==> flow/design.v <==
`timescale 1ns / 1ps
module adder(
    input wire [7:0] in1,
    input wire [7:0] in2,
    input wire sub,  
    output wire [7:0] out
    );
    reg [7:0] tmp;
    wire s0,s1,s2,s3,s4,s5,s6,s7;
    wire co0,co1,co2,co3,co4,co5,co6,co7;
    fa f0(in1[0],in2[0],1'b0,s0,co0);
    fa f1(in1[1],in2[1],co0,s1,co1);
    fa f2(in1[2],in2[2],co1,s2,co2);
    fa f3(in1[3],in2[3],co2,s3,co3);
    fa f4(in1[4],in2[4],co3,s4,co4);
    fa f5(in1[5],in2[5],co4,s5,co5);
    fa f6(in1[6],in2[6],co5,s6,co6);
    fa f7(in1[7],in2[7],co6,s7,co7);  
    assign out = {s7,s6,s5,s4,s3,s2,s1,s0} + sub;
endmodule 
module fa( input A,
       input B,
       input CIN,
       output S,
       output COUT
       );
       assign S = A^B^CIN;
       assign COUT = (A&B) | (CIN&A) | (CIN&B);
endmodule
`timescale 1ns / 1ps
module multiplier(
    input wire [7:0] in1,
    input wire [7:0] in2,
    output wire [7:0] out 
    );
    wire [8:0] A_out1, A_out2, A_out3, A_out4, A_out5, A_out6, A_out7, A_out8;
    wire [7:0] Q_out1, Q_out2, Q_out3, Q_out4, Q_out5, Q_out6, Q_out7, Q_out8;
    wire q0_1, q0_2, q0_3, q0_4, q0_5, q0_6, q0_7, q0_8; 
    Booth B1 (
        9'h000,in1,in2,1'b0,
        A_out1,Q_out1,q0_1
        );
    Booth B2 (
        A_out1,in1,Q_out1,q0_1,
        A_out2,Q_out2,q0_2
        );
    Booth B3 (
        A_out2,in1,Q_out2,q0_2,
        A_out3,Q_out3,q0_3
        );
    Booth B4 (
        A_out3,in1,Q_out3,q0_3,
        A_out4,Q_out4,q0_4
        );
    Booth B5 (
        A_out4,in1,Q_out4,q0_4,
        A_out5,Q_out5,q0_5
        );
    Booth B6 (
        A_out5,in1,Q_out5,q0_5,
        A_out6,Q_out6,q0_6
        );
    Booth B7 (
        A_out6,in1,Q_out6,q0_6,
        A_out7,Q_out7,q0_7
        );
    Booth B8 (
        A_out7,in1,Q_out7,q0_7,
        A_out8,Q_out8,q0_8
        );
    assign out = A_out8[7:0];  
endmodule
module Booth(
    input [8:0] A_in,
    input [7:0] M,
    input [7:0] Q_in,
    input  q0,
    output reg [8:0] A_out,
    output reg [7:0] Q_out,
    output reg q0_out
    );
    wire [8:0] sum, diff;
    assign sum = A_in + {M[7], M};
    assign diff = A_in - {M[7], M};
    always@(A_in,Q_in,M,q0,sum,diff)
    begin
        case({Q_in[0],q0})
            2'b00,2'b11: {A_out, Q_out, q0_out} = {A_in[8], A_in, Q_in};
            2'b01: {A_out, Q_out, q0_out} = {sum[8], sum, Q_in};
            default: {A_out, Q_out, q0_out} = {diff[8], diff, Q_in};
        endcase
    end
endmodule
`timescale 1ns / 1ps
module register(
    input wire [7:0] din,
    input wire clk,
    input wire reset,
    input wire ld,
    output reg [7:0] data
    );
    always@(posedge clk or posedge reset)
    begin
        if(reset == 1)
            data <= 0;
        else if(ld == 1)
            data <= din;
    end
endmodule
`timescale 1ns / 1ps
module controller(
    input wire clk,
    input wire reset,
    output reg [3:0] state,
    output reg [9:0] load, mul_en, add1_en, add2_en, mul_read, add1_read, add2_read  
    );
    parameter [3:0] s1 = 4'b0000,
                    s2 = 4'b0001,
                    s3 = 4'b0011,
                    s4 = 4'b0010,
                    s5 = 4'b0110,
                    s6 = 4'b0111,
                    s7 = 4'b1111,
                    s8 = 4'b1110,
                    s9 = 4'b1010,
                    s10 = 4'b1011,
                    s11 = 4'b1001,
                    s12 = 4'b1000;
    reg not_first_flag;  
    always@(posedge clk or posedge reset)
    begin
        if(reset)
            begin
                state <= s1;
                not_first_flag <= 1'b0;
            end
        else
        begin
            if(state == s3)
                not_first_flag <= 1'b1;
            case(state)
                s1: state <= s2;
                s2: state <= s3;
                s3: state <= s4;
                s4: state <= s5;
                s5: state <= s6;
                s6: state <= s7;
                s7: state <= s8;
                s8: state <= s9;
                s9: state <= s10;
                s10: state <= s11;
                s11: state <= s12;
                s12: state <= s1;
                default: state <= s1;
            endcase
        end       
    end
    always@(*)
    begin
        load = 0;
        mul_en = 0;
        add1_en = 0;
        add2_en = 0;
        mul_read = 0;
        add1_read = 0;
        add2_read = 0;
        case(state)
            s1: 
                begin
                    load = 10'b0000000001;
                    if(not_first_flag)
                    begin
                        mul_en = 0; 
                        add1_en = 10'b1000001000; 
                        add2_en = 10'b0001000100; 
                        mul_read = 0; 
                        add1_read = 10'b0000000100;
                        add2_read = 0;
                    end
                end
            s2: 
                begin
                    load = 10'b0000000010;
                    if(not_first_flag)
                    begin
                        mul_en = 0; 
                        add1_en = 0; 
                        add2_en = 10'b0010001000; 
                        mul_read = 0; 
                        add1_read = 10'b0000001000;
                        add2_read = 0;
                    end
                end
            s3:
                begin
                    load = 10'b0000000100; 
                    mul_en = 0; 
                    add1_en = 0; 
                    add2_en = 0; 
                    mul_read = 0; 
                    add1_read = 0;
                    add2_read = 0;
                end
            s4:
                begin
                    load = 10'b0000001000;
                    mul_en = 0;
                    add1_en = 0; 
                    add2_en = 0; 
                    mul_read = 0;
                    add1_read = 0;
                    add2_read = 0;
                end
            s5:
                begin
                    load = 10'b0000010000;
                    mul_en = 0;
                    add1_en = 0; 
                    add2_en = 0; 
                    mul_read = 0;
                    add1_read = 0;
                    add2_read = 0;
                end
            s6:
                begin
                    load = 10'b0000100000;
                    mul_en = 10'b0000010001;  
                    add1_en = 0; 
                    add2_en = 0; 
                    mul_read = 0;
                    add1_read = 0;
                    add2_read = 0;
                end
            s7:
                begin
                    load = 10'b0001000000;
                    mul_en = 10'b0000100010;  
                    add1_en = 0; 
                    add2_en = 0; 
                    mul_read = 10'b0000000001;  
                    add1_read = 0;
                    add2_read = 0;
                end
            s8:
                begin
                    load = 10'b0010000000;  
                    mul_en = 10'b0001000100;  
                    add1_en = 0; 
                    add2_en = 0; 
                    mul_read = 10'b0000000010;  
                    add1_read = 0;
                    add2_read = 0;
                end
            s9:
                begin
                    load = 10'b0100000000;  
                    mul_en = 10'b0010001000;  
                    add1_en = 0; 
                    add2_en = 0; 
                    mul_read = 10'b0000000100;  
                    add1_read = 0;
                    add2_read = 0;
                end
            s10:
                begin
                    load = 10'b1000000000;  
                    mul_en = 0; 
                    add1_en = 10'b0100000001; 
                    add2_en = 0; 
                    mul_read = 10'b0000001000;  
                    add1_read = 0;
                    add2_read = 0;
                end
            s11:
                begin
                    load = 10'b0100000000;  
                    mul_en = 0; 
                    add1_en = 10'b1000000010; 
                    add2_en = 10'b0000010001; 
                    mul_read = 0; 
                    add1_read = 10'b0000000001;
                    add2_read = 0;
                end
            s12:
                begin
                    load = 10'b1000000000;  
                    mul_en = 0; 
                    add1_en = 10'b0100000100; 
                    add2_en = 10'b0000100010; 
                    mul_read = 0; 
                    add1_read = 10'b0000000010;
                    add2_read = 0;
                end
            default: 
                load = 0;
        endcase
    end
endmodule
`timescale 1ns / 1ps
module datapath(
    input wire clk,
    input wire reset,
    input wire [3:0] state,
    input wire [7:0] next_in,
    input wire [9:0] load, mul_en, add1_en, add2_en, mul_read, add1_read, add2_read,  
    output wire [7:0] r1,r2,r3,r4,r5,r6,r7,r8,r9,r10,  
    output reg [7:0] f
    );
    parameter [3:0] s1 = 4'b0000,
                    s2 = 4'b0001,
                    s3 = 4'b0011,
                    s4 = 4'b0010,
                    s5 = 4'b0110,
                    s6 = 4'b0111,
                    s7 = 4'b1111,
                    s8 = 4'b1110,
                    s9 = 4'b1010,
                    s10 = 4'b1011,
                    s11 = 4'b1001,
                    s12 = 4'b1000;
    wire [7:0] sum1,sum2,prod;  
    reg [7:0] add11,add12,add21,add22,mul1,mul2;
    reg not_first_flag;  
    adder A1(add11,add12,1'b0,sum1);  
    adder A2(add21,~add22,1'b1,sum2);  
    multiplier M1(mul1,mul2,prod);
    register reg1((load[0]) ? next_in : (mul_read[0]) ? prod : (add1_read[0]) ? sum1 : (add2_read[0]) ? sum2 : 8'b0,
        clk,reset,
        load[0] || mul_read[0] || add1_read[0] || add2_read[0],
        r1);
    register reg2((load[1]) ? next_in : (mul_read[1]) ? prod : (add1_read[1]) ? sum1 : (add2_read[1]) ? sum2 : 8'b0,
        clk,reset,
        load[1] || mul_read[1] || add1_read[1] || add2_read[1],
        r2);
    register reg3((load[2]) ? next_in : (mul_read[2]) ? prod : (add1_read[2]) ? sum1 : (add2_read[2]) ? sum2 : 8'b0,
        clk,reset,
        load[2] || mul_read[2] || add1_read[2] || add2_read[2],
        r3);
    register reg4((load[3]) ? next_in : (mul_read[3]) ? prod : (add1_read[3]) ? sum1 : (add2_read[3]) ? sum2 : 8'b0,
        clk,reset,
        load[3] || mul_read[3] || add1_read[3] || add2_read[3],
        r4);
    register reg5((load[4]) ? next_in : (mul_read[4]) ? prod : (add1_read[4]) ? sum1 : (add2_read[4]) ? sum2 : 8'b0,
        clk,reset,
        load[4] || mul_read[4] || add1_read[4] || add2_read[4],
        r5);
    register reg6((load[5]) ? next_in : (mul_read[5]) ? prod : (add1_read[5]) ? sum1 : (add2_read[5]) ? sum2 : 8'b0,
        clk,reset,
        load[5] || mul_read[5] || add1_read[5] || add2_read[5],
        r6);
    register reg7((load[6]) ? next_in : (mul_read[6]) ? prod : (add1_read[6]) ? sum1 : (add2_read[6]) ? sum2 : 8'b0,
        clk,reset,
        load[6] || mul_read[6] || add1_read[6] || add2_read[6],
        r7);
    register reg8((load[7]) ? next_in : (mul_read[7]) ? prod : (add1_read[7]) ? sum1 : (add2_read[7]) ? sum2 : 8'b0,
        clk,reset,
        load[7] || mul_read[7] || add1_read[7] || add2_read[7],
        r8);
    register reg9((load[8]) ? next_in : (mul_read[8]) ? prod : (add1_read[8]) ? sum1 : (add2_read[8]) ? sum2 : 8'b0,
        clk,reset,
        load[8] || mul_read[8] || add1_read[8] || add2_read[8],
        r9);
    register reg10((load[9]) ? next_in : (mul_read[9]) ? prod : (add1_read[9]) ? sum1 : (add2_read[9]) ? sum2 : 8'b0,
        clk,reset,
        load[9] || mul_read[9] || add1_read[9] || add2_read[9],
        r10);
    always@(posedge clk or posedge reset)
    begin
        if(reset)
        begin
            f <= 0;     
            not_first_flag <= 1'b0;
        end
        else
        begin
            case(state)
                s1, s2, s3:
                    if(not_first_flag)
                        f <= sum2;
                s4:
                    not_first_flag <= 1'b1;
                s12:
                    f <= sum2;
                default: ;
            endcase
        end
    end
    always@(posedge clk)
    begin
        case(state)
            s1:
                begin
                    if(not_first_flag)
                    begin
                        add11 <= r4;
                        add12 <= r10;
                        add21 <= sum1;
                        add22 <= r7;
                    end
                end
            s2:
                begin
                    if(not_first_flag)
                    begin
                        add21 <= sum1;
                        add22 <= r8;
                    end
                end
            s6:  
                begin
                    mul1 <= r1;
                    mul2 <= r5;
                end
            s7:  
                begin
                    mul1 <= r2;
                    mul2 <= r6;
                end
            s8:  
                begin
                    mul1 <= r3;
                    mul2 <= r7;
                end
            s9:  
                begin
                    mul1 <= r4;
                    mul2 <= r8;
                end
            s10:  
                begin
                    add11 <= r1;
                    add12 <= r9;
                end
            s11:  
                begin
                    add11 <= r2;
                    add12 <= r10;
                    add21 <= sum1;
                    add22 <= r5;
                end
            s12:  
                begin
                    add11 <= r3;
                    add12 <= r9;
                    add21 <= sum1;
                    add22 <= r6;
                end
            default: ;
        endcase
    end
endmodule
`timescale 1ns / 1ps
module top(
    input wire clk,
    input wire reset,
    input wire [7:0] next_in,
    output wire [7:0] f
    );
    wire [7:0] r1,r2,r3,r4,r5,r6,r7,r8,r9,r10;  
    wire [9:0] load, mul_en, add1_en, add2_en, mul_read, add1_read, add2_read;
    wire [3:0] state;
    controller C1(
        clk,
        reset,
        state,
        load, mul_en, add1_en, add2_en, mul_read, add1_read, add2_read  
    );
    datapath DP1(
        clk,
        reset,
        state,
        next_in,
        load, mul_en, add1_en, add2_en, mul_read, add1_read, add2_read,  
        r1,r2,r3,r4,r5,r6,r7,r8,r9,r10,  
        f
    );
endmodule
==> flow/run.sh <==
#!/bin/bash
# the make line also repeats each setting of config.mk as NAME=value (left out here)
make -C /OpenROAD-flow-scripts/flow DESIGN_CONFIG=/design/flow/config.mk WORK_HOME=/design/flow/orfs CLKGATE_MAP_FILE= finish
==> flow/config.mk <==
export PLATFORM = sky130hd
export DESIGN_NAME = top
export DESIGN_NICKNAME = top
export VERILOG_FILES = /design/flow/design.v
export SDC_FILE = /design/flow/constraint.sdc
export NUM_CORES = 4
export LEC_CHECK = 0
export ABC_AREA = 1
export CAP_MARGIN = 20
export CELL_PAD_IN_SITES_DETAIL_PLACEMENT = 1
export CELL_PAD_IN_SITES_GLOBAL_PLACEMENT = 1
export CORE_ASPECT_RATIO = 0.5
export CORE_MARGIN = 2
export CORE_UTILIZATION = 42
export CTS_CLUSTER_DIAMETER = 351
export CTS_CLUSTER_SIZE = 98
export PLACE_DENSITY = 0.37
export SLEW_MARGIN = 35
export TNS_END_PERCENT = 30
==> flow/constraint.sdc <==
create_clock -name core_clock -period 10.0 [get_ports {clk}]
set_input_delay 2.0000 -clock core_clock [delete_from_list [all_inputs] [get_ports {clk}]]
set_output_delay 2.0000 -clock core_clock [all_outputs]
set_load 0.01 [all_outputs]
==> metrics.cfg, run 1 <==
[setup_path]
top_fanout_value_on_the_critical_path=7
crit_end=DP1.reg2.data[7]$_DFFE_PP0P_
rr_worst_depth=55
critical_path.n_buffers_inverters=6
regToRegStartpoint=DP1.mul1[1]$_DFFE_PP_
critical_path.max_stage_delay_ns=0.49
critical-path-top-cell-by-count=sky130_fd_sc_hd__nand2_1
r2r_slack_ns=0.68
timing.critical_path.max_delay_family=AND-OR/OR-AND gates
nature_of_the_critical_path_endpoint=register
timing.critical_path.required_ns=10.31
worst-path-stages=55
timing.critical_path.slowest_stage_cell=sky130_fd_sc_hd__edfxtp_1
timing_worst_setup_path_type=reg2reg
worst_setup_path_start_kind=register
cp-startpoint=DP1.mul1[1]$_DFFE_PP_
crit-reg2reg-capture=DP1.reg2.data[7]$_DFFE_PP0P_
worstPathArrival_ns=9.63

[yosys]
synth-area-yosys_um2=11800
ys_async_sr_fraction_pct=66.2
synth.comb.largest_family=simple AND/OR/NAND/NOR gates
synth_stat.cells=1657
postSynth.topFlopCell=sky130_fd_sc_hd__dfrtp_1
synthSimpleGateAreaFrac_pct=34.2
yosysTopAreaCellShare_pct=19.9
synth.cells.most_frequent=sky130_fd_sc_hd__nand2_1, sky130_fd_sc_hd__inv_1, sky130_fd_sc_hd__nand3_1
synth_cells=1657
fp_nets=1749
synth-xor-area-share_pct=2.45
number_of_synthesized_flops_with_an_enable_pin=48
netlist.top_cell.by_area=sky130_fd_sc_hd__dfrtp_1
post_synth_ao_oa_area_fraction_pct=13.4
synth.area.top_cells=sky130_fd_sc_hd__dfrtp_1, sky130_fd_sc_hd__nand2_1, sky130_fd_sc_hd__edfxtp_1
post-synth-top-count-cell=sky130_fd_sc_hd__nand2_1
synth.yosys.seq_area_share_pct=32.1
mux_share_pct=0.0848
syn_avg_cell_area_um2=7.12
post_synthesis_cell_area_um2=11800
synth_flop_count=142
yosys.cell_types.count=44
fa_ha_area_share_pct=9.90
ys_warns=4

[power_and_ir_drop]
powerClk_mw=0.675
power-top-group=sequential cells
combPwrFrac_pct=23.9
power.leakage_nw=6.26
seq_power_mw=0.800
power_density_nw_per_um2=146
share_clk_of_total_power_pct=34.8
power.switching_fraction_pct=30.8
internal_power_consumption_mw=1.34
pwr-share-seq_pct=41.3
net-switching-power_mw=0.596
comb_power_mw=0.463
irDropWorstVdd_mv=0.132

[routing]
antenna_violating_nets_post_route=0
routed_wl_mm=41.1
drc_errors=0
average_wire_length_per_cell_after_detail_routing_um=19.8
drt_first_iter_violations=605
drt_pre_antenna_iters=5
detailroute.via_count=11600
avgViaCountPerCell=5.57

[final_timing]
max_clock_freq_mhz=107
timing.slew.headroom_pct=39.7
setup_total_negative_slack_ns=0
whs_ns=0.476
report.final.slew_viol_count=0
finalClockPeriodUsage_pct=93.2
fin_crit_ns=9.32
tightest_slew_ns=0.898
post-route-worst-setup-slack_ns=0.680
timing.final.setup_violations=0
timing_hold_violations_final=0
worst_clock_skew_ns=0.00787

[clock_tree]
cts_max_level=4
cts.hold.buffers_added=0
cts_made_buffers=17
cts.path.max_buffers=2
clkSinkCount=142
clkTransAtPathRegs_ns=0.06
worst_skew_pair.late_latency_ns=0.44
cts_root_buffer=sky130_fd_sc_hd__clkbuf_16
cts_tree=yes

[floorplan]
placement_rows=43
io_pins=18
core_area_um2=27700
die_height_um=123
chip_footprint_um2=29500
floorplan.initialDensity_pct=42.7
chipWidth_um=241

[grt]
first_global_vias=11800
global_route_wire_length_before_repair_mm=63.6
grt_util_all_layers_pct=28.1
antenna_found_initial=4
grt_start_max_net_pins=72
total_congestion_overflow_after_global_routing=0

[place]
place_ws_ns=-0.0526
portBuffers=17
gpl.final_weighted_congestion=0.877
hpwlAfterDp_mm=31.0
placedCellCount=2031

[flow_run]
max_cap_viol_count=0
tool_warnings=30

[status]
run_status=complete, no violations

[worst_hold_path]
holdPathStages=2
worst_hold_path_type=reg2reg
holdCritStartpoint=DP1.f[1]$_DFFE_PP0P_
worst_hold_path.endpoint=DP1.f[1]$_DFFE_PP0P_

[cells_and_area]
areaGrowthSynthToFinish_pct=12.6
utilization_after_layout_pct=48.1
post_route_insts_no_fill=2078
nets=1774

## final cells by class
class	instances	area (µm²)
Sequential cell	142	3790
Clock inverter	14	191
Inverter	188	717
Fill cell	3569	14400
Multi-Input combinational cell	1283	7260
Clock buffer	18	429
Tap cell	382	478
Antenna cell	1	2.50
Timing Repair Buffer	50	427
## per-stage QoR
step / power (mW) / cell area, µm²
2_1_floorplan: 1.08 / 11800
3_3_place_gp: 1.25 / 12400
3_5_place_dp: 1.27 / 12400
4_1_cts: 1.94 / 13000
5_1_grt: 2.03 / 13300
6_report: 1.94 / 13300
## timing repair
action                                  in CTS  in global routing
pin swaps                                    0                  4
endpoints found under the setup margin      10                 28
gates resized                                1                 39
buffers inserted                             0                 14
## layer usage
| metal | wire length [µm] | part of all wire (%) | track usage [%] | vias to the layer above |
|---|---|---|---|---|
| met3 | 1650 | 4.0 | 3.98 | 65 |
| met4 | 1060 | 2.6 | 8.68 | 2 |
| met2 | 18800 | 46 | 45.8 | 228 |
| met1 | 19600 | 48 | 38.7 | 5707 |
| li1 | - | - | - | 5574 |
| met5 | 8 | 0.019 | 0 | - |
==> inputs of run 2 (changes only) <==
CELL_PAD_IN_SITES_DETAIL_PLACEMENT = not set   (was 1)
CELL_PAD_IN_SITES_GLOBAL_PLACEMENT = not set   (was 1)
CORE_ASPECT_RATIO = not set   (was 0.5)
CORE_UTILIZATION = 72   (was 42)
CTS_CLUSTER_DIAMETER = not set   (was 351)
CTS_CLUSTER_SIZE = 15   (was 98)
HOLD_SLACK_MARGIN = -0.1   (was not set)
PLACE_DENSITY = 0.66   (was 0.37)
SETUP_SLACK_MARGIN = 2.34   (was not set)
SLEW_MARGIN = 20   (was 35)
TNS_END_PERCENT = not set   (was 30)
clock period = 9.09 ns   (was 10.0 ns; I/O delays follow)
==> run 2 against run 1 <==
Effect of this change: the flow now stops in global routing (5_1_grt); area after synthesis stayed put; synthesized cell count did not move; die area shrank 41%.
==> metrics.cfg, run 2 <==
[floorplan]
core_area_um2=15900  ; -42%
chip_footprint_um2=17400  ; -41%
floorplan.initialDensity_pct=74.0  ; +31 points
die_height_um=132  ; +7.8%
placement_rows=46  ; +7.0%
io_pins=18  ; unchanged
chipWidth_um=132  ; -45%

[yosys]
synth.cells.most_frequent=sky130_fd_sc_hd__nand2_1, sky130_fd_sc_hd__inv_1, sky130_fd_sc_hd__nand3_1
ys_warns=4  ; unchanged
netlist.top_cell.by_area=sky130_fd_sc_hd__dfrtp_1
fp_nets=1749  ; unchanged
synth_stat.cells=1657  ; unchanged
synth_cells=1657  ; unchanged
post-synth-top-count-cell=sky130_fd_sc_hd__nand2_1
ys_async_sr_fraction_pct=66.2  ; unchanged
synth_flop_count=142  ; unchanged
post_synth_ao_oa_area_fraction_pct=13.4  ; unchanged
synth.yosys.seq_area_share_pct=32.1  ; unchanged
mux_share_pct=0.0848  ; unchanged
post_synthesis_cell_area_um2=11800  ; unchanged
number_of_synthesized_flops_with_an_enable_pin=48  ; unchanged
yosysTopAreaCellShare_pct=19.9  ; unchanged
synth.comb.largest_family=simple AND/OR/NAND/NOR gates
synthSimpleGateAreaFrac_pct=34.2  ; unchanged
yosys.cell_types.count=44  ; unchanged
synth-area-yosys_um2=11800  ; unchanged
synth-xor-area-share_pct=2.45  ; unchanged
postSynth.topFlopCell=sky130_fd_sc_hd__dfrtp_1
synth.area.top_cells=sky130_fd_sc_hd__dfrtp_1, sky130_fd_sc_hd__nand2_1, sky130_fd_sc_hd__edfxtp_1
fa_ha_area_share_pct=9.90  ; unchanged
syn_avg_cell_area_um2=7.12  ; unchanged

[clock_tree]
cts.hold.buffers_added=0  ; unchanged
clkSinkCount=142  ; unchanged
cts_made_buffers=17  ; unchanged
cts_root_buffer=sky130_fd_sc_hd__clkbuf_16
cts.path.max_buffers=2  ; unchanged
cts_max_level=4  ; unchanged

[place]
gpl.final_weighted_congestion=0.943  ; +7.4%
portBuffers=17  ; unchanged
hpwlAfterDp_mm=25.6  ; -17%

[status]
run_status=aborted with a tool error
stage_reached=global routing (5_1_grt)

## run 2: metrics by stage
stage / instance area [µm²] / std cells / setup slack (ns) / util, %
floorplan: 12200 / 1657 / 1.66 / -
global placement: 12500 / 1859 / 0.426 / 78.6
detailed placement: 12500 / 1859 / 0.235 / 78.6
CTS: 14100 / 1959 / 1.03 / 88.5
## run 2: timing repair
action / in CTS
pin swaps: 64
hold endpoints to repair: 0
setup endpoints to repair: 32
setup buffers: 68
resized: 93
==> inputs of run 3 (changes only) <==
CAP_MARGIN = 15   (was 20)
CELL_PAD_IN_SITES_DETAIL_PLACEMENT = 2   (was not set)
CORE_MARGIN = 8   (was 2)
CORE_UTILIZATION = 64   (was 72)
CTS_CLUSTER_DIAMETER = 86   (was not set)
CTS_CLUSTER_SIZE = not set   (was 15)
GPL_ROUTABILITY_DRIVEN = 0   (was not set)
HOLD_SLACK_MARGIN = not set   (was -0.1)
MAX_ROUTING_LAYER = met4   (was not set)
MIN_ROUTING_LAYER = met2   (was not set)
PLACE_DENSITY = not set   (was 0.66)
SETUP_SLACK_MARGIN = not set   (was 2.34)
SLEW_MARGIN = 30   (was 20)
clock period = 10.9 ns   (was 9.09 ns; I/O delays follow)
==> run 3 against run 2 <==
Effect of this change: the flow stops in detailed placement (3_5_place_dp); area after synthesis did not move; synthesized cell count unchanged; die area grew 32%.
==> metrics.cfg, run 3 <==
[status]
error_line=[ERROR DPL-0033] detailed placement checks failed during check placement.
stage_reached=detailed placement (3_5_place_dp)
run_status=aborted with a tool error

[yosys]
synth.yosys.seq_area_share_pct=32.1  ; unchanged
post-synth-top-count-cell=sky130_fd_sc_hd__nand2_1
synth.area.top_cells=sky130_fd_sc_hd__dfrtp_1, sky130_fd_sc_hd__nand2_1, sky130_fd_sc_hd__edfxtp_1
yosysTopAreaCellShare_pct=19.9  ; unchanged
syn_avg_cell_area_um2=7.12  ; unchanged
synth-area-yosys_um2=11800  ; unchanged
synth_flop_count=142  ; unchanged
synth.comb.largest_family=simple AND/OR/NAND/NOR gates
synth-xor-area-share_pct=2.45  ; unchanged
netlist.top_cell.by_area=sky130_fd_sc_hd__dfrtp_1
postSynth.topFlopCell=sky130_fd_sc_hd__dfrtp_1
synth_cells=1657  ; unchanged
ys_warns=4  ; unchanged
post_synth_ao_oa_area_fraction_pct=13.4  ; unchanged
yosys.cell_types.count=44  ; unchanged
post_synthesis_cell_area_um2=11800  ; unchanged
number_of_synthesized_flops_with_an_enable_pin=48  ; unchanged
fp_nets=1749  ; unchanged
synth_stat.cells=1657  ; unchanged
synth.cells.most_frequent=sky130_fd_sc_hd__nand2_1, sky130_fd_sc_hd__inv_1, sky130_fd_sc_hd__nand3_1
mux_share_pct=0.0848  ; unchanged
fa_ha_area_share_pct=9.90  ; unchanged
synthSimpleGateAreaFrac_pct=34.2  ; unchanged
ys_async_sr_fraction_pct=66.2  ; unchanged

[place]
portBuffers=17  ; unchanged

[floorplan]
core_area_um2=18000  ; +13%
floorplan.initialDensity_pct=65.5  ; -8.6 points
placement_rows=49  ; +6.5%
chipWidth_um=152  ; +15%
die_height_um=152  ; +15%
io_pins=18  ; unchanged
chip_footprint_um2=23000  ; +32%

## run 3: per-stage QoR
stage	total power, mW	instance area, µm²	worst slack (ns)	std cells	hold slack, ns
global placement	1.13	12100	1.64	1871	0.453
floorplan	0.994	11800	2.39	1657	0.434
==> inputs of run 4 (changes only) <==
ABC_AREA = not set   (was 1)
CAP_MARGIN = 20   (was 15)
CELL_PAD_IN_SITES_DETAIL_PLACEMENT = not set   (was 2)
CORE_ASPECT_RATIO = 2.0   (was not set)
CORE_MARGIN = 2   (was 8)
CORE_UTILIZATION = 33   (was 64)
CTS_CLUSTER_DIAMETER = 392   (was 86)
CTS_CLUSTER_SIZE = 16   (was not set)
GPL_ROUTABILITY_DRIVEN = not set   (was 0)
MAX_ROUTING_LAYER = not set   (was met4)
MIN_ROUTING_LAYER = not set   (was met2)
PLACE_DENSITY_LB_ADDON = 0.11   (was not set)
SLEW_MARGIN = 20   (was 30)
clock period = 12.0 ns   (was 10.9 ns; I/O delays follow)
==> run 4 against run 3 <==
Effect of this change: the run now finishes clean; synthesized cell count decreased by 22%; area after synthesis decreased by 0.13%; die area increased by 62%.
==> metrics.cfg, run 4 <==
[status]
run_status=complete, no violations

[yosys]
post-synth-top-count-cell=sky130_fd_sc_hd__nand2_1
synth.area.top_cells=sky130_fd_sc_hd__dfrtp_1, sky130_fd_sc_hd__edfxtp_1, sky130_fd_sc_hd__mux2_2
yosysTopAreaCellShare_pct=20.0  ; +0.025 points
synthSimpleGateAreaFrac_pct=16.8  ; -17 points
ys_warns=4  ; unchanged
synth-xor-area-share_pct=9.09  ; +6.6 points
postSynth.topFlopCell=sky130_fd_sc_hd__dfrtp_1
synth_cells=1286  ; -22%
synth.comb.largest_family=AND-OR/OR-AND gates
synth.yosys.seq_area_share_pct=32.2  ; +0.041 points
fp_nets=1378  ; -21%
synth_flop_count=142  ; unchanged
mux_share_pct=8.25  ; +8.2 points
post_synthesis_cell_area_um2=11800  ; -0.13%
synth_stat.cells=1286  ; -22%
number_of_synthesized_flops_with_an_enable_pin=48  ; unchanged
post_synth_ao_oa_area_fraction_pct=19.3  ; +5.9 points
synth-area-yosys_um2=11800  ; -0.13%
syn_avg_cell_area_um2=9.17  ; +29%
ys_async_sr_fraction_pct=66.2  ; unchanged
synth.cells.most_frequent=sky130_fd_sc_hd__nand2_1, sky130_fd_sc_hd__nor2_1, sky130_fd_sc_hd__dfrtp_1
yosys.cell_types.count=97  ; +120%
fa_ha_area_share_pct=9.91  ; +0.013 points
netlist.top_cell.by_area=sky130_fd_sc_hd__dfrtp_1

[final_timing]
tightest_slew_ns=1.09
timing_hold_violations_final=0
timing.final.setup_violations=0
report.final.slew_viol_count=0
post-route-worst-setup-slack_ns=0.598
max_clock_freq_mhz=87.7
fin_crit_ns=11.40
whs_ns=0.505
finalClockPeriodUsage_pct=95.0
worst_clock_skew_ns=0.0103
timing.slew.headroom_pct=27.1

[worst_hold_path]
holdPathStages=1
worst_hold_path_type=reg2reg
holdCritStartpoint=DP1.reg9.data[5]$_DFFE_PP0P_
worst_hold_path.endpoint=DP1.reg9.data[5]$_DFFE_PP0P_

[clock_tree]
clkSinkCount=142
cts_tree=yes
cts_max_level=4
worst_skew_pair.late_latency_ns=0.42
cts.path.max_buffers=2
clkTransAtPathRegs_ns=0.06
cts_root_buffer=sky130_fd_sc_hd__clkbuf_16
cts_made_buffers=17

[routing]
antenna_violating_nets_post_route=0
routed_wl_mm=35.8
detailroute.via_count=9998
drt_pre_antenna_iters=8
drc_errors=0
average_wire_length_per_cell_after_detail_routing_um=20.4
avgViaCountPerCell=5.68
drt_first_iter_violations=915
antennaDiodeCount=0

[cells_and_area]
nets=1388
areaGrowthSynthToFinish_pct=12.7
utilization_after_layout_pct=37.5
post-route-cell-area_um2=13300
fill_cell_count=3612

[grt]
grt_busiest_layer=met2
groute.layer.met3.usage_pct=2.89
global_route_wire_length_before_repair_mm=56.4
grt_util_all_layers_pct=19.5
antenna_found_initial=0
grt_use_met1_pct=26.8
grt_util_met2_pct=31.4
total_congestion_overflow_after_global_routing=0
grt_start_max_net_pins=58
first_global_vias=9988

[power_and_ir_drop]
power_density_nw_per_um2=120
net-switching-power_mw=0.460
seq_power_mw=0.678
power.leakage_nw=5.51
powerClk_mw=0.545
power-top-group=sequential cells
irDropWorstVdd_mv=0.127
comb_power_mw=0.368
power.switching_fraction_pct=28.9
pwr-share-seq_pct=42.6
internal_power_consumption_mw=1.13
share_clk_of_total_power_pct=34.3
post-layout-total-power_mw=1.59
combPwrFrac_pct=23.1

[setup_path]
worst-path-stages=47
timing.critical_path.required_ns=12.28
timing_worst_setup_path_type=reg2reg
rr_worst_depth=47
worst_setup_path_start_kind=register
worstPathArrival_ns=11.68
cp-startpoint=DP1.mul1[0]$_DFFE_PP_
crit-reg2reg-capture=DP1.reg2.data[7]$_DFFE_PP0P_
crit_end=DP1.reg2.data[7]$_DFFE_PP0P_
regToRegStartpoint=DP1.mul1[0]$_DFFE_PP_
r2r_slack_ns=0.60
critical-path-top-cell-by-count=sky130_fd_sc_hd__ha_1
timing.critical_path.slowest_stage_cell=sky130_fd_sc_hd__or3b_2
timing.critical_path.max_delay_family=AND-OR/OR-AND gates
critical_path.n_buffers_inverters=6
critical_path.max_stage_delay_ns=0.49
top_fanout_value_on_the_critical_path=13
nature_of_the_critical_path_endpoint=register

[floorplan]
floorplan.initialDensity_pct=33.3  ; -32 points
die_height_um=271  ; +79%
placement_rows=98  ; +100%
io_pins=18  ; unchanged
chip_footprint_um2=37300  ; +62%
chipWidth_um=138  ; -9.3%
core_area_um2=35400  ; +97%

[flow_run]
max_cap_viol_count=0
tool_warnings=28

[place]
place_ws_ns=0.278
portBuffers=17  ; unchanged
gpl.final_weighted_congestion=0.864
hpwlAfterDp_mm=26.3
placed_cell_area_um2=12500

run 4: final cells by class:
| type | count | area [µm²] | area share, % |
|---|---|---|---|
| Multi-Input combinational cell | 1009 | 7570 | 57.0 |
| Sequential cell | 142 | 3790 | 28.6 |
| Tap cell | 450 | 563 | 4.24 |
| Timing Repair Buffer | 61 | 500 | 3.77 |
| Clock buffer | 22 | 475 | 3.58 |
| Inverter | 65 | 245 | 1.85 |
| Clock inverter | 10 | 135 | 1.02 |
run 4: timing repair:
item                       CTS  global route
gates resized                0            18
setup endpoints to repair    0             8
setup buffers                0             7
hold buffers                 0             0
run 4: through the flow:
step	setup TNS [ns]	cells
6_report	0	1759
5_1_grt	-0.0709	1759
4_1_cts	0	1752
3_5_place_dp	0	1720
3_3_place_gp	0	1720
2_1_floorplan	0	1286
run 4: routing by layer:
metal / vias up / share of wire (%)
met5: - / 0
met4: 0 / 2.7
met3: 46 / 4.5
met2: 300 / 48
met1: 4927 / 45
li1: 4725 / -
==> inputs of run 5 (changes only) <==
ABC_AREA = 1   (was not set)
CAP_MARGIN = 40   (was 20)
CELL_PAD_IN_SITES_DETAIL_PLACEMENT = 1   (was not set)
CORE_ASPECT_RATIO = not set   (was 2.0)
CORE_UTILIZATION = 55   (was 33)
CTS_CLUSTER_DIAMETER = 365   (was 392)
CTS_CLUSTER_SIZE = 94   (was 16)
MIN_ROUTING_LAYER = met1   (was not set)
PLACE_DENSITY_LB_ADDON = 0.19   (was 0.11)
SETUP_SLACK_MARGIN = 2.31   (was not set)
clock period = 7.99 ns   (was 12.0 ns; I/O delays follow)
==> run 5 against run 4 <==
Effect of this change: the flow now stops in clock tree synthesis (4_1_cts); synthesized cell count is 29% higher; die area is 39% lower; area after synthesis is 0.13% higher.
==> metrics.cfg, run 5 <==
[status]
run_status=aborted with a tool error
stage_reached=clock tree synthesis (4_1_cts)
error_line=[ERROR DPL-0033] detailed placement checks failed during check placement.

[floorplan]
core_area_um2=21000  ; -41%
chipWidth_um=150  ; +9.3%
placement_rows=53  ; -46%
die_height_um=150  ; -45%
chip_footprint_um2=22600  ; -39%
io_pins=18  ; unchanged
floorplan.initialDensity_pct=56.1  ; +23 points

[place]
portBuffers=17  ; unchanged
hpwlAfterDp_mm=37.7  ; +43%
placedCellCount=1983  ; +15%
placed_cell_area_um2=13100  ; +4.4%
gpl.final_weighted_congestion=0.943  ; +9.1%

[yosys]
postSynth.topFlopCell=sky130_fd_sc_hd__dfrtp_1
post_synthesis_cell_area_um2=11800  ; +0.13%
ys_async_sr_fraction_pct=66.2  ; unchanged
yosysTopAreaCellShare_pct=19.9  ; -0.025 points
mux_share_pct=0.0848  ; -8.2 points
synth.area.top_cells=sky130_fd_sc_hd__dfrtp_1, sky130_fd_sc_hd__nand2_1, sky130_fd_sc_hd__edfxtp_1
yosys.cell_types.count=44  ; -55%
netlist.top_cell.by_area=sky130_fd_sc_hd__dfrtp_1
fp_nets=1749  ; +27%
synth-xor-area-share_pct=2.45  ; -6.6 points
synth.comb.largest_family=simple AND/OR/NAND/NOR gates
synth-area-yosys_um2=11800  ; +0.13%
syn_avg_cell_area_um2=7.12  ; -22%
synth_stat.cells=1657  ; +29%
fa_ha_area_share_pct=9.90  ; -0.013 points
post_synth_ao_oa_area_fraction_pct=13.4  ; -5.9 points
synthSimpleGateAreaFrac_pct=34.2  ; +17 points
post-synth-top-count-cell=sky130_fd_sc_hd__nand2_1
synth.cells.most_frequent=sky130_fd_sc_hd__nand2_1, sky130_fd_sc_hd__inv_1, sky130_fd_sc_hd__nand3_1
synth.yosys.seq_area_share_pct=32.1  ; -0.041 points
synth_cells=1657  ; +29%
ys_warns=4  ; unchanged
synth_flop_count=142  ; unchanged
number_of_synthesized_flops_with_an_enable_pin=48  ; unchanged

-- run 5: through the flow --
stage | setup slack, ns | hold slack, ns | setup TNS (ns)
3_5_place_dp | -1.13 | 0.477 | -27.91
2_1_floorplan | 0.559 | 0.434 | 0
3_3_place_gp | -0.330 | 0.451 | -4.84
==> inputs of run 6 (changes only) <==
CAP_MARGIN = 20   (was 40)
CELL_PAD_IN_SITES_DETAIL_PLACEMENT = not set   (was 1)
CORE_UTILIZATION = 72   (was 55)
CTS_CLUSTER_DIAMETER = not set   (was 365)
CTS_CLUSTER_SIZE = 71   (was 94)
MIN_ROUTING_LAYER = not set   (was met1)
PLACE_DENSITY_LB_ADDON = 0.01   (was 0.19)
SETUP_SLACK_MARGIN = -0.54   (was 2.31)
clock period = 7.38 ns   (was 7.99 ns; I/O delays follow)
==> run 6 against run 5 <==
Effect of this change: the flow stops in global routing (5_1_grt); area after synthesis did not move; die area fell by 23%; synthesized cell count did not move.
==> metrics.cfg, run 6 <==
[clock_tree]
cts_made_buffers=17
clkSinkCount=142
cts.hold.buffers_added=0
cts.path.max_buffers=2
cts_root_buffer=sky130_fd_sc_hd__clkbuf_16
cts_max_level=4

[yosys]
postSynth.topFlopCell=sky130_fd_sc_hd__dfrtp_1
synth_stat.cells=1657  ; unchanged
syn_avg_cell_area_um2=7.12  ; unchanged
ys_async_sr_fraction_pct=66.2  ; unchanged
synth-xor-area-share_pct=2.45  ; unchanged
post-synth-top-count-cell=sky130_fd_sc_hd__nand2_1
synth_flop_count=142  ; unchanged
ys_warns=4  ; unchanged
post_synthesis_cell_area_um2=11800  ; unchanged
fp_nets=1749  ; unchanged
fa_ha_area_share_pct=9.90  ; unchanged
synthSimpleGateAreaFrac_pct=34.2  ; unchanged
synth-area-yosys_um2=11800  ; unchanged
synth_cells=1657  ; unchanged
synth.cells.most_frequent=sky130_fd_sc_hd__nand2_1, sky130_fd_sc_hd__inv_1, sky130_fd_sc_hd__nand3_1
synth.yosys.seq_area_share_pct=32.1  ; unchanged
synth.comb.largest_family=simple AND/OR/NAND/NOR gates
yosys.cell_types.count=44  ; unchanged
number_of_synthesized_flops_with_an_enable_pin=48  ; unchanged
mux_share_pct=0.0848  ; unchanged
synth.area.top_cells=sky130_fd_sc_hd__dfrtp_1, sky130_fd_sc_hd__nand2_1, sky130_fd_sc_hd__edfxtp_1
post_synth_ao_oa_area_fraction_pct=13.4  ; unchanged
netlist.top_cell.by_area=sky130_fd_sc_hd__dfrtp_1
yosysTopAreaCellShare_pct=19.9  ; unchanged

[floorplan]
chip_footprint_um2=17400  ; -23%
io_pins=18  ; unchanged
floorplan.initialDensity_pct=74.0  ; +18 points
placement_rows=46  ; -13%
chipWidth_um=132  ; -12%
core_area_um2=15900  ; -24%
die_height_um=132  ; -12%

[status]
stage_reached=global routing (5_1_grt)
run_status=aborted with a tool error
error_line=[ERROR GRT-0116] Global routing finished with congestion. Check the congestion regions in the DRC Viewer.

[grt]
grt_util_all_layers_pct=88.3
total_congestion_overflow_after_global_routing=287

[place]
gpl.final_weighted_congestion=0.965  ; +2.3%
placed_cell_area_um2=13900  ; +6.0%
portBuffers=17  ; unchanged
placedCellCount=2081  ; +4.9%
hpwlAfterDp_mm=28.8  ; -24%

==> run 6: repair_timing <==
item	in CTS
resized	141
buffers inserted	53
pin swaps	75
setup endpoints to repair	32
==> run 6: through the flow <==
stage	hold WS (ns)	setup slack (ns)	utilization, %
2_1_floorplan	0.434	-0.524	-
3_3_place_gp	0.449	-0.802	87.0
3_5_place_dp	0.461	-1.22	87.0
4_1_cts	0.493	-0.721	97.1
==> run 6: routing by layer <==
metal	track usage, %	overflow
met4	93.7	99
met1	85.7	11
met3	76.9	13
met5	52.2	5
met2	101	159
==> inputs of run 7 (changes only) <==
CTS_CLUSTER_DIAMETER = 374   (was not set)
CTS_CLUSTER_SIZE = 15   (was 71)
HOLD_SLACK_MARGIN = -0.07   (was not set)
PLACE_DENSITY = 0.84   (was not set)
PLACE_DENSITY_LB_ADDON = not set   (was 0.01)
SETUP_SLACK_MARGIN = not set   (was -0.54)
clock period = 8.6 ns   (was 7.38 ns; I/O delays follow)
==> run 7 against run 6 <==
Effect of this change: the layout now fails its checks (negative setup slack); die area did not move; synthesized cell count stayed put; area after synthesis did not move.
==> metrics.cfg, run 7 <==
[status]
run_status=failed layout checks
check.faults=negative setup slack

[cells_and_area]
nets=1849
areaGrowthSynthToFinish_pct=21.7
post_route_insts_no_fill=1989
fill_cell_count=748
area.combinational_um2=7950
utilization_after_layout_pct=90.1
area.sequential_um2=3790

[yosys]
yosys.cell_types.count=44  ; unchanged
fp_nets=1749  ; unchanged
synth_stat.cells=1657  ; unchanged
synth_cells=1657  ; unchanged
synth.cells.most_frequent=sky130_fd_sc_hd__nand2_1, sky130_fd_sc_hd__inv_1, sky130_fd_sc_hd__nand3_1
synthSimpleGateAreaFrac_pct=34.2  ; unchanged
synth-area-yosys_um2=11800  ; unchanged
post_synthesis_cell_area_um2=11800  ; unchanged
ys_warns=4  ; unchanged
postSynth.topFlopCell=sky130_fd_sc_hd__dfrtp_1
synth.comb.largest_family=simple AND/OR/NAND/NOR gates
post-synth-top-count-cell=sky130_fd_sc_hd__nand2_1
netlist.top_cell.by_area=sky130_fd_sc_hd__dfrtp_1
synth.area.top_cells=sky130_fd_sc_hd__dfrtp_1, sky130_fd_sc_hd__nand2_1, sky130_fd_sc_hd__edfxtp_1
mux_share_pct=0.0848  ; unchanged
synth.yosys.seq_area_share_pct=32.1  ; unchanged
synth_flop_count=142  ; unchanged
syn_avg_cell_area_um2=7.12  ; unchanged
fa_ha_area_share_pct=9.90  ; unchanged
synth-xor-area-share_pct=2.45  ; unchanged
ys_async_sr_fraction_pct=66.2  ; unchanged
yosysTopAreaCellShare_pct=19.9  ; unchanged
number_of_synthesized_flops_with_an_enable_pin=48  ; unchanged
post_synth_ao_oa_area_fraction_pct=13.4  ; unchanged

[grt]
global_route_wire_length_before_repair_mm=60.8
total_congestion_overflow_after_global_routing=0
grt_start_max_net_pins=83
first_global_vias=12000
grt_util_all_layers_pct=43.8
antenna_found_initial=2

[setup_path]
timing.critical_path.slowest_stage_cell=sky130_fd_sc_hd__edfxtp_1
timing.critical_path.required_ns=8.90
crit_end=DP1.reg2.data[6]$_DFFE_PP0P_
worst_setup_path_start_kind=register
regToRegStartpoint=DP1.mul1[0]$_DFFE_PP_
timing.critical_path.max_delay_family=AND-OR/OR-AND gates
rr_worst_depth=48
critical_path.n_buffers_inverters=5
critical-path-top-cell-by-count=sky130_fd_sc_hd__a21oi_2
timing_worst_setup_path_type=reg2reg
worstPathArrival_ns=9.37
crit-reg2reg-capture=DP1.reg2.data[6]$_DFFE_PP0P_
cp-startpoint=DP1.mul1[0]$_DFFE_PP_
top_fanout_value_on_the_critical_path=8
r2r_slack_ns=-0.47
worst-path-stages=48
nature_of_the_critical_path_endpoint=register
critical_path.max_stage_delay_ns=0.43

[routing]
drc_errors=0
routed_wl_mm=46.2
antenna_violating_nets_post_route=0
drt_first_iter_violations=2583
avgViaCountPerCell=7.04
average_wire_length_per_cell_after_detail_routing_um=23.2
detailroute.via_count=14000
drt_pre_antenna_iters=20

[flow_run]
tool_warnings=31
max_cap_viol_count=0

[clock_tree]
cts_root_buffer=sky130_fd_sc_hd__clkbuf_16
clkTransAtPathRegs_ns=0.08
cts_tree=yes
cts.path.max_buffers=2  ; unchanged
cts_made_buffers=17  ; unchanged
worst_skew_pair.late_latency_ns=0.45
cts_max_level=4  ; unchanged
cts.hold.buffers_added=0  ; unchanged
clkSinkCount=142  ; unchanged

[power_and_ir_drop]
power_density_nw_per_um2=162
share_clk_of_total_power_pct=34.9
post-layout-total-power_mw=2.32
combPwrFrac_pct=24.6
powerClk_mw=0.809
net-switching-power_mw=0.801
internal_power_consumption_mw=1.52
pwr-share-seq_pct=40.6
comb_power_mw=0.571
power.switching_fraction_pct=34.5
power.leakage_nw=6.69
seq_power_mw=0.942
irDropWorstVdd_mv=0.181
power-top-group=sequential cells

[final_timing]
timing.final.setup_violations=25
timing_hold_violations_final=0
max_clock_freq_mhz=110
rsz0062_at_grt=yes
setup_total_negative_slack_ns=-7.61
fin_crit_ns=9.07
worst_clock_skew_ns=0.0221
report.final.slew_viol_count=0
finalClockPeriodUsage_pct=105
timing.slew.headroom_pct=31.9
tightest_slew_ns=1.02
post-route-worst-setup-slack_ns=-0.472

[place]
hpwlAfterDp_mm=26.5  ; -7.9%
placedCellCount=1924  ; -7.5%
gpl.final_weighted_congestion=0.962  ; -0.25%
place_ws_ns=-0.488  ; +0.735 ns
portBuffers=17  ; unchanged

[floorplan]
io_pins=18  ; unchanged
placement_rows=46  ; unchanged
die_height_um=132  ; unchanged
floorplan.initialDensity_pct=74.0  ; unchanged
core_area_um2=15900  ; unchanged
chipWidth_um=132  ; unchanged
chip_footprint_um2=17400  ; unchanged

[worst_hold_path]
worst_hold_path.endpoint=DP1.f[3]$_DFFE_PP0P_
worst_hold_path_type=reg2reg
holdPathStages=2
holdCritStartpoint=DP1.f[3]$_DFFE_PP0P_

[run 7: layer usage]
layer,vias up,global-route usage (%),part of all wire [%]
met5,-,0,0.030
met4,2,18.3,10
met3,592,12.6,16
met2,1444,66.8,41
met1,6245,58.8,33
li1,5729,-,-
[run 7: area by class of cell]
cell class,instances,area share [%]
flip-flops and latches,142,26.4
clock buffers,17,2.96
multi-input cells,1283,55.4
inverters,188,4.98
repair buffers,125,6.96
well taps,216,1.88
clock inverters,15,1.37
diodes,3,0.0523
[run 7: stage by stage]
| stage | hold slack, ns | instance area, µm² |
|---|---|---|
| 6_report | 0.486 | 14400 |
| 3_5_place_dp | 0.461 | 12600 |
| 4_1_cts | 0.489 | 13400 |
| 2_1_floorplan | 0.434 | 11800 |
| 3_3_place_gp | 0.455 | 12600 |
| 5_1_grt | 0.513 | 14400 |
[run 7: what timing repair did]
action                     4_1_cts  5_1_grt
setup endpoints to repair       29       32
pin swaps                       13       73
setup buffers                    1       29
gates resized                   37      152
==> inputs of run 8 (changes only) <==
ABC_AREA = 0   (was 1)
CAP_MARGIN = 15   (was 20)
CELL_PAD_IN_SITES_DETAIL_PLACEMENT = 2   (was not set)
CORE_MARGIN = 4   (was 2)
CORE_UTILIZATION = 64   (was 72)
CTS_CLUSTER_DIAMETER = 86   (was 374)
CTS_CLUSTER_SIZE = not set   (was 15)
GPL_ROUTABILITY_DRIVEN = 0   (was not set)
HOLD_SLACK_MARGIN = not set   (was -0.07)
MAX_ROUTING_LAYER = met4   (was not set)
MIN_ROUTING_LAYER = met2   (was not set)
PLACE_DENSITY = not set   (was 0.84)
SLEW_MARGIN = 30   (was 20)
clock period = 13.6 ns   (was 8.6 ns; I/O delays follow)
==> run 8 against run 7 <==
Effect of this change: the flow now stops in detailed placement (3_5_place_dp); die area up 18%; synthesized cell count shrank 22%; area after synthesis fell by 0.13%.
==> metrics.cfg, run 8 <==
[status]
run_status=aborted with a tool error
stage_reached=detailed placement (3_5_place_dp)
error_line=[ERROR DPL-0033] detailed placement checks failed during check placement.

[yosys]
netlist.top_cell.by_area=sky130_fd_sc_hd__dfrtp_1
post_synthesis_cell_area_um2=11800  ; -0.13%
fa_ha_area_share_pct=9.91  ; +0.013 points
postSynth.topFlopCell=sky130_fd_sc_hd__dfrtp_1
post_synth_ao_oa_area_fraction_pct=19.3  ; +5.9 points
synth.area.top_cells=sky130_fd_sc_hd__dfrtp_1, sky130_fd_sc_hd__edfxtp_1, sky130_fd_sc_hd__mux2_2
synth-xor-area-share_pct=9.09  ; +6.6 points
synth_cells=1286  ; -22%
synth.comb.largest_family=AND-OR/OR-AND gates
post-synth-top-count-cell=sky130_fd_sc_hd__nand2_1
yosysTopAreaCellShare_pct=20.0  ; +0.025 points
fp_nets=1378  ; -21%
synth-area-yosys_um2=11800  ; -0.13%
mux_share_pct=8.25  ; +8.2 points
synth_flop_count=142  ; unchanged
synth.yosys.seq_area_share_pct=32.2  ; +0.041 points
syn_avg_cell_area_um2=9.17  ; +29%
synthSimpleGateAreaFrac_pct=16.8  ; -17 points
synth_stat.cells=1286  ; -22%
ys_warns=4  ; unchanged
ys_async_sr_fraction_pct=66.2  ; unchanged
yosys.cell_types.count=97  ; +120%
synth.cells.most_frequent=sky130_fd_sc_hd__nand2_1, sky130_fd_sc_hd__nor2_1, sky130_fd_sc_hd__dfrtp_1
number_of_synthesized_flops_with_an_enable_pin=48  ; unchanged

[floorplan]
chipWidth_um=144  ; +8.8%
core_area_um2=18000  ; +13%
chip_footprint_um2=20700  ; +18%
die_height_um=144  ; +8.8%
io_pins=18  ; unchanged
floorplan.initialDensity_pct=65.4  ; -8.6 points
placement_rows=49  ; +6.5%

[place]
portBuffers=17  ; unchanged

==> run 8: stage by stage <==
stage	hold WS (ns)	instance area, µm²
after floorplan	0.441	11800
after global placement	0.478	12100
==> inputs of run 9 (changes only) <==
ABC_AREA = 1   (was 0)
CAP_MARGIN = 20   (was 15)
CELL_PAD_IN_SITES_DETAIL_PLACEMENT = not set   (was 2)
CORE_MARGIN = 2   (was 4)
CORE_UTILIZATION = 72   (was 64)
CTS_CLUSTER_DIAMETER = not set   (was 86)
CTS_CLUSTER_SIZE = 51   (was not set)
GPL_ROUTABILITY_DRIVEN = not set   (was 0)
MAX_ROUTING_LAYER = not set   (was met4)
MIN_ROUTING_LAYER = not set   (was met2)
PLACE_DENSITY_LB_ADDON = 0.01   (was not set)
SETUP_SLACK_MARGIN = -0.53   (was not set)
SLEW_MARGIN = 20   (was 30)
clock period = 7.4 ns   (was 13.6 ns; I/O delays follow)
==> run 9 against run 8 <==
Effect of this change: the run fails in clock tree synthesis (4_1_cts); area after synthesis is 0.13% higher; die area is 16% lower; synthesized cell count is 29% higher.
==> metrics.cfg, run 9 <==
[floorplan]
die_height_um=132  ; -8.1%
placement_rows=46  ; -6.1%
floorplan.initialDensity_pct=74.0  ; +8.6 points
chipWidth_um=132  ; -8.1%
io_pins=18  ; unchanged
chip_footprint_um2=17400  ; -16%
core_area_um2=15900  ; -12%

[yosys]
post_synth_ao_oa_area_fraction_pct=13.4  ; -5.9 points
fp_nets=1749  ; +27%
synth.area.top_cells=sky130_fd_sc_hd__dfrtp_1, sky130_fd_sc_hd__nand2_1, sky130_fd_sc_hd__edfxtp_1
synth.comb.largest_family=simple AND/OR/NAND/NOR gates
post_synthesis_cell_area_um2=11800  ; +0.13%
fa_ha_area_share_pct=9.90  ; -0.013 points
yosys.cell_types.count=44  ; -55%
synth.cells.most_frequent=sky130_fd_sc_hd__nand2_1, sky130_fd_sc_hd__inv_1, sky130_fd_sc_hd__nand3_1
synthSimpleGateAreaFrac_pct=34.2  ; +17 points
synth_stat.cells=1657  ; +29%
netlist.top_cell.by_area=sky130_fd_sc_hd__dfrtp_1
synth-xor-area-share_pct=2.45  ; -6.6 points
post-synth-top-count-cell=sky130_fd_sc_hd__nand2_1
syn_avg_cell_area_um2=7.12  ; -22%
synth_flop_count=142  ; unchanged
synth_cells=1657  ; +29%
postSynth.topFlopCell=sky130_fd_sc_hd__dfrtp_1
mux_share_pct=0.0848  ; -8.2 points
synth-area-yosys_um2=11800  ; +0.13%
yosysTopAreaCellShare_pct=19.9  ; -0.025 points
number_of_synthesized_flops_with_an_enable_pin=48  ; unchanged
ys_async_sr_fraction_pct=66.2  ; unchanged
synth.yosys.seq_area_share_pct=32.1  ; -0.041 points
ys_warns=4  ; unchanged

[place]
hpwlAfterDp_mm=29.4
portBuffers=17  ; unchanged
placed_cell_area_um2=13900
gpl.final_weighted_congestion=0.977

[status]
stage_reached=clock tree synthesis (4_1_cts)
run_status=aborted with a tool error
error_line=[ERROR DPL-0033] detailed placement checks failed during check placement.

run 9: per-stage QoR:
stage	total power, mW	util, %	TNS [ns]	worst slack (ns)	cells
3_5_place_dp	1.69	87.1	-41.30	-1.52	2082
3_3_place_gp	1.65	87.1	-31.22	-1.22	2082
2_1_floorplan	1.46	-	-8.01	-0.521	1657
==> inputs of run 10 (changes only) <==
ABC_AREA = 0   (was 1)
CAP_MARGIN = 5   (was 20)
CELL_PAD_IN_SITES_DETAIL_PLACEMENT = 1   (was not set)
CELL_PAD_IN_SITES_GLOBAL_PLACEMENT = 2   (was not set)
CORE_MARGIN = 8   (was 2)
CORE_UTILIZATION = 64   (was 72)
CTS_CLUSTER_DIAMETER = 86   (was not set)
CTS_CLUSTER_SIZE = not set   (was 51)
GPL_ROUTABILITY_DRIVEN = 0   (was not set)
HOLD_SLACK_MARGIN = -0.01   (was not set)
MAX_ROUTING_LAYER = met4   (was not set)
MIN_ROUTING_LAYER = met2   (was not set)
PLACE_DENSITY_LB_ADDON = not set   (was 0.01)
SETUP_SLACK_MARGIN = not set   (was -0.53)
SLEW_MARGIN = 10   (was 20)
clock period = 10.9 ns   (was 7.4 ns; I/O delays follow)
==> run 10 against run 9 <==
Effect of this change: die area increased by 32%; the run fails in global placement without I/O (3_1_place_gp_skip_io); synthesized cell count shrank 22%; area after synthesis down 0.13%.
==> metrics.cfg, run 10 <==
[yosys]
synth_stat.cells=1286  ; -22%
synthSimpleGateAreaFrac_pct=16.8  ; -17 points
ys_async_sr_fraction_pct=66.2  ; unchanged
fp_nets=1378  ; -21%
number_of_synthesized_flops_with_an_enable_pin=48  ; unchanged
synth.area.top_cells=sky130_fd_sc_hd__dfrtp_1, sky130_fd_sc_hd__edfxtp_1, sky130_fd_sc_hd__mux2_2
postSynth.topFlopCell=sky130_fd_sc_hd__dfrtp_1
synth_flop_count=142  ; unchanged
synth-xor-area-share_pct=9.09  ; +6.6 points
synth-area-yosys_um2=11800  ; -0.13%
mux_share_pct=8.25  ; +8.2 points
syn_avg_cell_area_um2=9.17  ; +29%
post_synth_ao_oa_area_fraction_pct=19.3  ; +5.9 points
post-synth-top-count-cell=sky130_fd_sc_hd__nand2_1
fa_ha_area_share_pct=9.91  ; +0.013 points
synth.comb.largest_family=AND-OR/OR-AND gates
yosys.cell_types.count=97  ; +120%
netlist.top_cell.by_area=sky130_fd_sc_hd__dfrtp_1
synth_cells=1286  ; -22%
yosysTopAreaCellShare_pct=20.0  ; +0.025 points
synth.yosys.seq_area_share_pct=32.2  ; +0.041 points
synth.cells.most_frequent=sky130_fd_sc_hd__nand2_1, sky130_fd_sc_hd__nor2_1, sky130_fd_sc_hd__dfrtp_1
post_synthesis_cell_area_um2=11800  ; -0.13%
ys_warns=4  ; unchanged

[status]
stage_reached=global placement without I/O (3_1_place_gp_skip_io)
run_status=aborted with a tool error
error_line=[ERROR GPL-0301] Utilization 113.079 % exceeds 100%.

[floorplan]
chipWidth_um=152  ; +15%
floorplan.initialDensity_pct=65.4  ; -8.6 points
die_height_um=152  ; +15%
core_area_um2=18000  ; +13%
chip_footprint_um2=23000  ; +32%
placement_rows=49  ; +6.5%

==> inputs of run 11 (changes only) <==
ABC_AREA = 1   (was 0)
CAP_MARGIN = 20   (was 5)
CELL_PAD_IN_SITES_DETAIL_PLACEMENT = not set   (was 1)
CELL_PAD_IN_SITES_GLOBAL_PLACEMENT = not set   (was 2)
CORE_MARGIN = 2   (was 8)
CORE_UTILIZATION = 72   (was 64)
CTS_CLUSTER_DIAMETER = not set   (was 86)
GPL_ROUTABILITY_DRIVEN = not set   (was 0)
HOLD_SLACK_MARGIN = not set   (was -0.01)
MAX_ROUTING_LAYER = not set   (was met4)
MIN_ROUTING_LAYER = not set   (was met2)
PLACE_DENSITY = 0.38   (was not set)
SETUP_SLACK_MARGIN = 0.2   (was not set)
SLEW_MARGIN = 20   (was 10)
clock period = 6.5 ns   (was 10.9 ns; I/O delays follow)
==> run 11 against run 10 <==
Effect of this change: the flow stops in global routing (5_1_grt); die area is 24% lower; area after synthesis up 0.13%; synthesized cell count up 29%.
==> metrics.cfg, run 11 <==
[status]
run_status=aborted with a tool error
stage_reached=global routing (5_1_grt)
error_line=[ERROR GRT-0116] Global routing finished with congestion. Check the congestion regions in the DRC Viewer.

[floorplan]
io_pins=18
placement_rows=46  ; -6.1%
chipWidth_um=132  ; -13%
core_area_um2=15900  ; -12%
chip_footprint_um2=17400  ; -24%
die_height_um=132  ; -13%
floorplan.initialDensity_pct=74.0  ; +8.6 points

[grt]
total_congestion_overflow_after_global_routing=802
grt_util_all_layers_pct=97.4

[yosys]
ys_warns=4  ; unchanged
mux_share_pct=0.0848  ; -8.2 points
yosys.cell_types.count=44  ; -55%
postSynth.topFlopCell=sky130_fd_sc_hd__dfrtp_1
yosysTopAreaCellShare_pct=19.9  ; -0.025 points
post-synth-top-count-cell=sky130_fd_sc_hd__nand2_1
post_synth_ao_oa_area_fraction_pct=13.4  ; -5.9 points
fp_nets=1749  ; +27%
fa_ha_area_share_pct=9.90  ; -0.013 points
post_synthesis_cell_area_um2=11800  ; +0.13%
synth.area.top_cells=sky130_fd_sc_hd__dfrtp_1, sky130_fd_sc_hd__nand2_1, sky130_fd_sc_hd__edfxtp_1
synth_flop_count=142  ; unchanged
synth.cells.most_frequent=sky130_fd_sc_hd__nand2_1, sky130_fd_sc_hd__inv_1, sky130_fd_sc_hd__nand3_1
synth-area-yosys_um2=11800  ; +0.13%
synth_stat.cells=1657  ; +29%
syn_avg_cell_area_um2=7.12  ; -22%
synthSimpleGateAreaFrac_pct=34.2  ; +17 points
synth.comb.largest_family=simple AND/OR/NAND/NOR gates
synth-xor-area-share_pct=2.45  ; -6.6 points
synth.yosys.seq_area_share_pct=32.1  ; -0.041 points
synth_cells=1657  ; +29%
netlist.top_cell.by_area=sky130_fd_sc_hd__dfrtp_1
number_of_synthesized_flops_with_an_enable_pin=48  ; unchanged
ys_async_sr_fraction_pct=66.2  ; unchanged

[place]
hpwlAfterDp_mm=32.1
placed_cell_area_um2=14200
place_ws_ns=-1.92
gpl.final_weighted_congestion=0.967
portBuffers=17
placedCellCount=2086

[clock_tree]
cts.path.max_buffers=2
cts_made_buffers=17
cts.hold.buffers_added=0
cts_max_level=4
cts_root_buffer=sky130_fd_sc_hd__clkbuf_16
clkSinkCount=142

-- run 11: per-stage QoR --
stage / utilization (%) / TNS [ns]
2_1_floorplan: - / -21.24
3_3_place_gp: 89.3 / -44.79
3_5_place_dp: 89.3 / -52.75
4_1_cts: 96.9 / -61.53
-- run 11: repair_timing --
item | CTS
pin swaps | 68
endpoints found under the setup margin | 32
resized | 89
setup buffers | 30
-- run 11: metal layers --
metal	track usage [%]	overflow
met1	91.6	34
met5	55.3	6
met4	108	254
met2	112	485
met3	85.5	23
==> inputs of run 12 (changes only) <==
ABC_AREA = not set   (was 1)
CORE_UTILIZATION = 28   (was 72)
PLACE_DENSITY = not set   (was 0.38)
SETUP_SLACK_MARGIN = not set   (was 0.2)
clock period = 13.2 ns   (was 6.5 ns; I/O delays follow)
==> run 12 against run 11 <==
Effect of this change: the run now finishes clean; area after synthesis decreased by 0.13%; die area grew to 2.5 times the previous value; synthesized cell count shrank 22%.
==> metrics.cfg, run 12 <==
[yosys]
yosys.cell_types.count=97  ; +120%
synth.area.top_cells=sky130_fd_sc_hd__dfrtp_1, sky130_fd_sc_hd__edfxtp_1, sky130_fd_sc_hd__mux2_2
synth_flop_count=142  ; unchanged
synth_stat.cells=1286  ; -22%
synth.comb.largest_family=AND-OR/OR-AND gates
mux_share_pct=8.25  ; +8.2 points
netlist.top_cell.by_area=sky130_fd_sc_hd__dfrtp_1
synth.yosys.seq_area_share_pct=32.2  ; +0.041 points
synth-xor-area-share_pct=9.09  ; +6.6 points
post-synth-top-count-cell=sky130_fd_sc_hd__nand2_1
ys_warns=4  ; unchanged
yosysTopAreaCellShare_pct=20.0  ; +0.025 points
post_synthesis_cell_area_um2=11800  ; -0.13%
fp_nets=1378  ; -21%
synth.cells.most_frequent=sky130_fd_sc_hd__nand2_1, sky130_fd_sc_hd__nor2_1, sky130_fd_sc_hd__dfrtp_1
ys_async_sr_fraction_pct=66.2  ; unchanged
synth_cells=1286  ; -22%
number_of_synthesized_flops_with_an_enable_pin=48  ; unchanged
synth-area-yosys_um2=11800  ; -0.13%
post_synth_ao_oa_area_fraction_pct=19.3  ; +5.9 points
syn_avg_cell_area_um2=9.17  ; +29%
fa_ha_area_share_pct=9.91  ; +0.013 points
postSynth.topFlopCell=sky130_fd_sc_hd__dfrtp_1
synthSimpleGateAreaFrac_pct=16.8  ; -17 points

[grt]
grt_util_all_layers_pct=14.6
first_global_vias=9435
antenna_found_initial=0
total_congestion_overflow_after_global_routing=0
grt_start_max_net_pins=74
global_route_wire_length_before_repair_mm=51.9

[routing]
routed_wl_mm=32.2
antenna_violating_nets_post_route=0
routed-wl-met2_mm=14.9
antennaDiodeCount=0
avgViaCountPerCell=5.45
highest_layer=met4
detailroute.wirelength.met3_mm=2.10
detailroute.via_count=9955
average_wire_length_per_cell_after_detail_routing_um=17.6
drt_pre_antenna_iters=11
drt_first_iter_violations=1259
drc_errors=0
drt-met1-wl_mm=14.4

[floorplan]
placement_rows=75  ; +63%
die_height_um=209  ; +58%
core_area_um2=41800  ; +160%
floorplan.initialDensity_pct=28.2  ; -46 points
chip_footprint_um2=43800  ; +150%
chipWidth_um=209  ; +58%
io_pins=18  ; unchanged

[cells_and_area]
nets=1368
utilization_after_layout_pct=31.4
post_route_insts_no_fill=1828
fill_cell_count=4266
post-route-cell-area_um2=13100
areaGrowthSynthToFinish_pct=11.2

[place]
gpl.final_weighted_congestion=0.895  ; -7.4%
hpwlAfterDp_mm=24.0  ; -25%
place_ws_ns=0.653  ; +2.57 ns
portBuffers=17  ; unchanged
placedCellCount=1791  ; -14%
placed_cell_area_um2=12500  ; -12%

[power_and_ir_drop]
seq_power_mw=0.618
net-switching-power_mw=0.419
post-layout-total-power_mw=1.39
power-top-group=sequential cells
combPwrFrac_pct=24.1
share_clk_of_total_power_pct=31.5
powerClk_mw=0.438
comb_power_mw=0.335
power.switching_fraction_pct=30.1
power_density_nw_per_um2=106
internal_power_consumption_mw=0.973
pwr-share-seq_pct=44.4
power.leakage_nw=5.36
irDropWorstVdd_mv=0.115

[final_timing]
worst_clock_skew_ns=0.00612
tightest_slew_ns=1.06
fin_crit_ns=12.45
whs_ns=0.500
timing_hold_violations_final=0
timing.slew.headroom_pct=28.6
setup_total_negative_slack_ns=0
rsz0062_at_grt=no
report.final.slew_viol_count=0
post-route-worst-setup-slack_ns=0.751
timing.final.setup_violations=0
finalClockPeriodUsage_pct=94.3
max_clock_freq_mhz=80.3

[setup_path]
critical_path.n_buffers_inverters=2
timing_worst_setup_path_type=reg2reg
top_fanout_value_on_the_critical_path=15
crit-reg2reg-capture=DP1.reg2.data[7]$_DFFE_PP0P_
nature_of_the_critical_path_endpoint=register
timing.critical_path.slowest_stage_cell=sky130_fd_sc_hd__or4_1
regToRegStartpoint=DP1.mul1[3]$_DFFE_PP_
timing.critical_path.max_delay_family=AND-OR/OR-AND gates
worst_setup_path_start_kind=register
timing.critical_path.required_ns=13.48
worstPathArrival_ns=12.73
worst-path-stages=46
critical-path-top-cell-by-count=sky130_fd_sc_hd__ha_1
r2r_slack_ns=0.75
crit_end=DP1.reg2.data[7]$_DFFE_PP0P_
cp-startpoint=DP1.mul1[3]$_DFFE_PP_
critical_path.max_stage_delay_ns=0.77
rr_worst_depth=46

[clock_tree]
clkSinkCount=142  ; unchanged
worst_skew_pair.late_latency_ns=0.42
cts.path.max_buffers=2  ; unchanged
cts_tree=yes
cts_max_level=4  ; unchanged
cts.hold.buffers_added=0  ; unchanged
cts_root_buffer=sky130_fd_sc_hd__clkbuf_16
clkTransAtPathRegs_ns=0.06
cts_made_buffers=17  ; unchanged

[worst_hold_path]
holdCritStartpoint=DP1.reg9.data[0]$_DFFE_PP0P_
holdPathStages=1
worst_hold_path.endpoint=DP1.reg9.data[0]$_DFFE_PP0P_
worst_hold_path_type=reg2reg

[flow_run]
tool_warnings=28
max_cap_viol_count=0

[status]
run_status=complete, no violations

-- run 12: timing repair --
item / CTS / global route
buffers inserted: 0 / 5
resized: 0 / 5
endpoints found under the setup margin: 0 / 7
-- run 12: cell type report --
type	count	area [µm²]	area share, %
multi-input combinational	1009	7510	57.3
sequential	142	3790	28.9
tap	539	674	5.15
clock buffer	22	475	3.63
timing repair buffer	41	348	2.65
inverter	65	245	1.87
clock inverter	10	65.1	0.496
-- run 12: routing by layer --
layer,global-route usage [%],up-vias
li1,-,4680
met3,2.15,48
met5,0,-
met1,20.1,4845
met2,23.8,382
met4,4.41,0
Power is estimated from default activity; no workload was simulated.
